lane 5:
==> flow/design.v <==
module alu (
    input               i_clk,
    input               i_rst_n,
    input               i_valid,
    input signed [11:0] i_data_a,
    input signed [11:0] i_data_b,
    input        [2:0]  i_inst,
    output              o_valid,
    output       [11:0] o_data,
    output              o_overflow
);
reg  [11:0] o_data_w, o_data_r;
reg         o_valid_w, o_valid_r;
reg         o_overflow_w, o_overflow_r;
reg  [19:0] data_old;
reg         overflow_old;
wire [12:0] data_add, data_sub, data_mean;
wire [23:0] data_mul;
wire [19:0] data_mul_round;
wire [20:0] data_mac;
wire [11:0] data_a_abs, data_b_abs;
assign o_valid = o_valid_r;
assign o_data = o_data_r;
assign o_overflow = o_overflow_r;
assign data_add = {i_data_a[11], i_data_a} + {i_data_b[11], i_data_b};
assign data_sub = {i_data_a[11], i_data_a} - {i_data_b[11], i_data_b};
assign data_mul = {{12{i_data_a[11]}}, i_data_a} * {{12{i_data_b[11]}}, i_data_b};
assign data_mul_round = {data_mul[23], data_mul[23:5]} + {19'd0, data_mul[4]};
assign data_mac = {data_mul_round[19], data_mul_round} + {data_old[19], data_old};
assign data_mean = data_add >> 1;
assign data_a_abs = i_data_a[11]? ~(i_data_a)+12'd1: i_data_a;
assign data_b_abs = i_data_b[11]? ~(i_data_b)+12'd1: i_data_b;
always@(*) begin
  o_data_w = 12'd0;
  o_valid_w = i_valid;
  o_overflow_w = 1'b0;
  case(i_inst)
    3'b000: begin  
      o_overflow_w = ^data_add[12:11];
      o_data_w = data_add[11:0];
    end
    3'b001: begin  
      o_overflow_w = ^data_sub[12:11];
      o_data_w = data_sub[11:0];
    end
    3'b010: begin  
      o_data_w = data_mul_round[11:0];
      o_overflow_w = ~(data_mul_round[19:11] == 9'b1_1111_1111 | data_mul_round[19:11] == 9'b0_0000_0000);
    end
    3'b011: begin  
      o_data_w = data_mac[11:0]; 
      o_overflow_w = ~(data_mac[20:11] == 10'b11_1111_1111 | data_mac[20:11] == 10'b00_0000_0000) | overflow_old;
    end
    3'b100: begin  
      o_data_w = ~(i_data_a ^ i_data_b);
    end
    3'b101: begin  
      o_data_w = ~i_data_a[11]? i_data_a: 12'd0;
    end
    3'b110: begin  
      o_data_w = data_mean[11:0];
    end
    3'b111: begin  
      o_data_w = (data_a_abs >= data_b_abs)? data_a_abs: data_b_abs;
    end
  endcase
end
always@(posedge i_clk or negedge i_rst_n) begin
  if(~i_rst_n) begin
    o_data_r <= 12'd0;
    o_overflow_r <= 1'b0;
    o_valid_r <= 1'b0;
  end 
  else begin
    o_data_r <= o_data_w;
    o_overflow_r <= o_overflow_w;
    o_valid_r <= o_valid_w;
  end
end
always@(posedge i_clk or negedge i_rst_n) begin
  if(~i_rst_n) begin
    data_old <= 20'd0;
    overflow_old <= 1'b0;
  end
  else if(i_valid) begin
    if(i_inst == 3'b011)begin
      data_old <= {{8{o_data_w[11]}}, o_data_w};
      overflow_old <= o_overflow_w;
    end
    else begin
      data_old <= 20'd0;
      overflow_old <= 1'b0;
    end
  end
end
endmodule
clock: 6.5 ns
lec_check: 0
cap_margin: 15
cell_pad_in_sites_detail_placement: 1
cell_pad_in_sites_global_placement: 2
core_margin: 2
core_utilization: 60
cts_cluster_diameter: 219
gpl_routability_driven: 1
gpl_timing_driven: 1
max_routing_layer: met5
place_density_lb_addon: 0.16
setup_slack_margin: 0.72
slew_margin: 20
run.sh (not shown) runs the stock make flow with config.mk's settings and CLKGATE_MAP_FILE=.
The log for lane 5 ends in global placement without I/O with error FLW-0024, so the run never completed.
The inputs of lane 3 differ from those of lane 5 as listed below.
==> flow/config.mk <==
export PLATFORM = sky130hd
export DESIGN_NAME = alu
export DESIGN_NICKNAME = alu
export VERILOG_FILES = /design/flow/design.v
export SDC_FILE = /design/flow/constraint.sdc
export NUM_CORES = 4
export LEC_CHECK = 0
export ABC_AREA = 1
export CAP_MARGIN = 20
export CORE_MARGIN = 2
export CORE_UTILIZATION = 68
export SLEW_MARGIN = 20
==> flow/constraint.sdc <==
create_clock -name core_clock -period 4.09 [get_ports {i_clk}]
set_input_delay 0.8180 -clock core_clock [delete_from_list [all_inputs] [get_ports {i_clk}]]
set_output_delay 0.8180 -clock core_clock [all_outputs]
set_load 0.01 [all_outputs]
## What came out
- Status: lane 3 FAILED at clock tree synthesis (tool error)
- Lane 3 falls short of lane 5 in area after synthesis.
- Simple-gate share of the synthesized area: lane 3 vs lane 5 up 8.9 points
- For count of distinct cell types in the synthesized netlist, dividing the value from lane 3 by the value from lane 5 gives 0.66.
- Overall die height, lane 3 vs lane 5: down by a few percent
- Relative to lane 5, the count of mapped cells out of synthesis measured on lane 3 has increased by more than a quarter.

== onyx ==
RTL: the design.v shown in full above, as it stands there.
make LEC_CHECK=0 CAP_MARGIN=20 CORE_MARGIN=2 CORE_UTILIZATION=71 CTS_CLUSTER_DIAMETER=50 CTS_CLUSTER_SIZE=10 PLACE_DENSITY_LB_ADDON=0.24 SLEW_MARGIN=20 TNS_END_PERCENT=5 finish   # period 9.43 ns
The flow ended early for onyx: it failed with a tool error in 5_1_grt.
The following lists how pepper was set up differently from onyx:
- a deleted CTS_CLUSTER_DIAMETER that had been 50
- a deleted PLACE_DENSITY_LB_ADDON that had been 0.24
- a change of CORE_UTILIZATION from 71 to 72
- an added ABC_AREA of 1
- a deleted CTS_CLUSTER_SIZE that had been 10
- a change of the clock period (ns, I/O delays scaled along) from 9.43 to 4.09
Findings:
Stage in which a tool error killed pepper: 4_1_cts. Between pepper and onyx, it is pepper whose proportion of synthesized area in mux cells is lower, by 1.4 points. Area after synthesis delta for pepper relative to onyx: 850 um2 higher. Net count of the mapped netlist in pepper is 392 higher than in onyx. Diff onyx -> pepper | area of the placeable core | up by a few percent. When pepper is set beside onyx, its die size turns out to be 1000 um2 larger. Side by side, cell count listed in synth_stat.txt turned out higher in pepper than in onyx. Re post-synthesis adder-cell area fraction: pepper and onyx aren't equal, and the higher value belongs to onyx. Against onyx, gate count of the mapped netlist in pepper rose by more than a quarter. Relative to onyx, the placed wire-length estimate after detailed placement measured on pepper has increased by more than 10%. Taking onyx over pepper, the summed standard-cell area reported by yosys ratio works out to 0.925. Looking at post-synthesis cell type count, pepper sits 25 lower than onyx does.
Changes in harbor relative to pepper:
- CORE_UTILIZATION changed from 72 to 65
- CTS_CLUSTER_DIAMETER newly set to 50
- MAX_ROUTING_LAYER newly set to met4
- the clock period (ns, I/O delays scaled along) changed from 4.09 to 8.19
### Flow results
harbor did not make it past 5_1_grt, where a tool error ended it. From pepper to harbor, share of the yosys chip area belonging to registers did not move at all. Per the comparison of harbor with pepper, net count of the mapped netlist flat, number of synthesized register bits neither gained nor lost much, core area increased 1900 um2. Against pepper, harbor comes in 1.8% lower on count of placed standard cells including taps. harbor vs. pepper: netlist area before placement was more or less identical; post-place instance area went down by about 5%; worst slack after detailed placement went up by 3250 ps; horizontal die size went up by 6.6 um; half-perimeter wire length of the detailed placement result went down by about 9%. pepper fits on a die that is smaller than the die of harbor.
> inputs changed (harbor -> yarrow)
- swapping 50 for 67 in CTS_CLUSTER_DIAMETER
- clearing MAX_ROUTING_LAYER, which used to be met4
- swapping 65 for 72 in CORE_UTILIZATION
- clearing TNS_END_PERCENT, which used to be 5
- putting CTS_CLUSTER_SIZE at 10 where nothing was set
- swapping 8.19 for 4.09 in the clock period (ns, I/O delays scaled along)
### Flow results
- The flow ended early for yarrow: it failed with a tool error in 3_5_place_dp.
- Core area for yarrow is lower than for harbor.
- Diff harbor..yarrow | number of buffers added on ports | unchanged
- Re share of synthesized cell area in and-or and or-and compound cells: no difference whatsoever between yarrow and harbor.
- Re placer's final routability congestion estimate: yarrow is about 20% up on harbor.
- In terms of post-synthesis async set-or-reset flop share, harbor and yarrow differ only marginally.
- Width of the die went down by a few percent going from harbor to yarrow.
- When yarrow is measured against harbor, its die footprint turns out 9.4% lower.

Setup of v6:
Starts from the design.v that is shown in full above.
export LEC_CHECK = 0
export ABC_AREA = 1
export CAP_MARGIN = 40
export CORE_ASPECT_RATIO = 0.74
export CORE_MARGIN = 2
export CORE_UTILIZATION = 72
export CTS_CLUSTER_SIZE = 11
export PLACE_DENSITY_LB_ADDON = 0.02
export SETUP_SLACK_MARGIN = 0.6
export SLEW_MARGIN = 20
create_clock -name core_clock -period 7.69 [get_ports {i_clk}]
Flow for v6 halted at clock tree synthesis (4_1_cts), error code DPL-0038.
The inputs of v7 differ from those of v6 as listed below.
--- a/flow/config.mk
+++ b/flow/config.mk
@@ -8,3 +8 @@
-export ABC_AREA = 1
-export CAP_MARGIN = 40
-export CORE_ASPECT_RATIO = 0.74
+export CAP_MARGIN = 20
@@ -13,3 +11,2 @@
-export CTS_CLUSTER_SIZE = 11
-export PLACE_DENSITY_LB_ADDON = 0.02
-export SETUP_SLACK_MARGIN = 0.6
+export CTS_CLUSTER_SIZE = 99
+export PLACE_DENSITY = 0.37
@@ -16,0 +14 @@
+export TNS_END_PERCENT = 20
==> flow/constraint.sdc <==
create_clock -name core_clock -period 9.23 [get_ports {i_clk}]
set_input_delay 1.8460 -clock core_clock [delete_from_list [all_inputs] [get_ports {i_clk}]]
set_output_delay 1.8460 -clock core_clock [all_outputs]
set_load 0.01 [all_outputs]
[summary]
- v7 did not finish; the tool stopped in global routing (5_1_grt) with error GRT-0232.
- Number of synthesized register bits came out exactly the same in v7 and v6.
- Number of cells after detailed placement is lower on v7
- Diff v6 -> v7: number of cells produced by synthesis lost 23%; sequential fraction of the synthesis area picked up an extra 0.48 points; site row count picked up an extra 5; synthesized area lost 850 sq um.
- Delta (v7 minus v6): floorplan utilization moved down; horizontal die size has decreased; area of the chip shrank by 7.3%; chip area from the yosys synthesis statistics decreased by 7.5% relative to the old numbers.
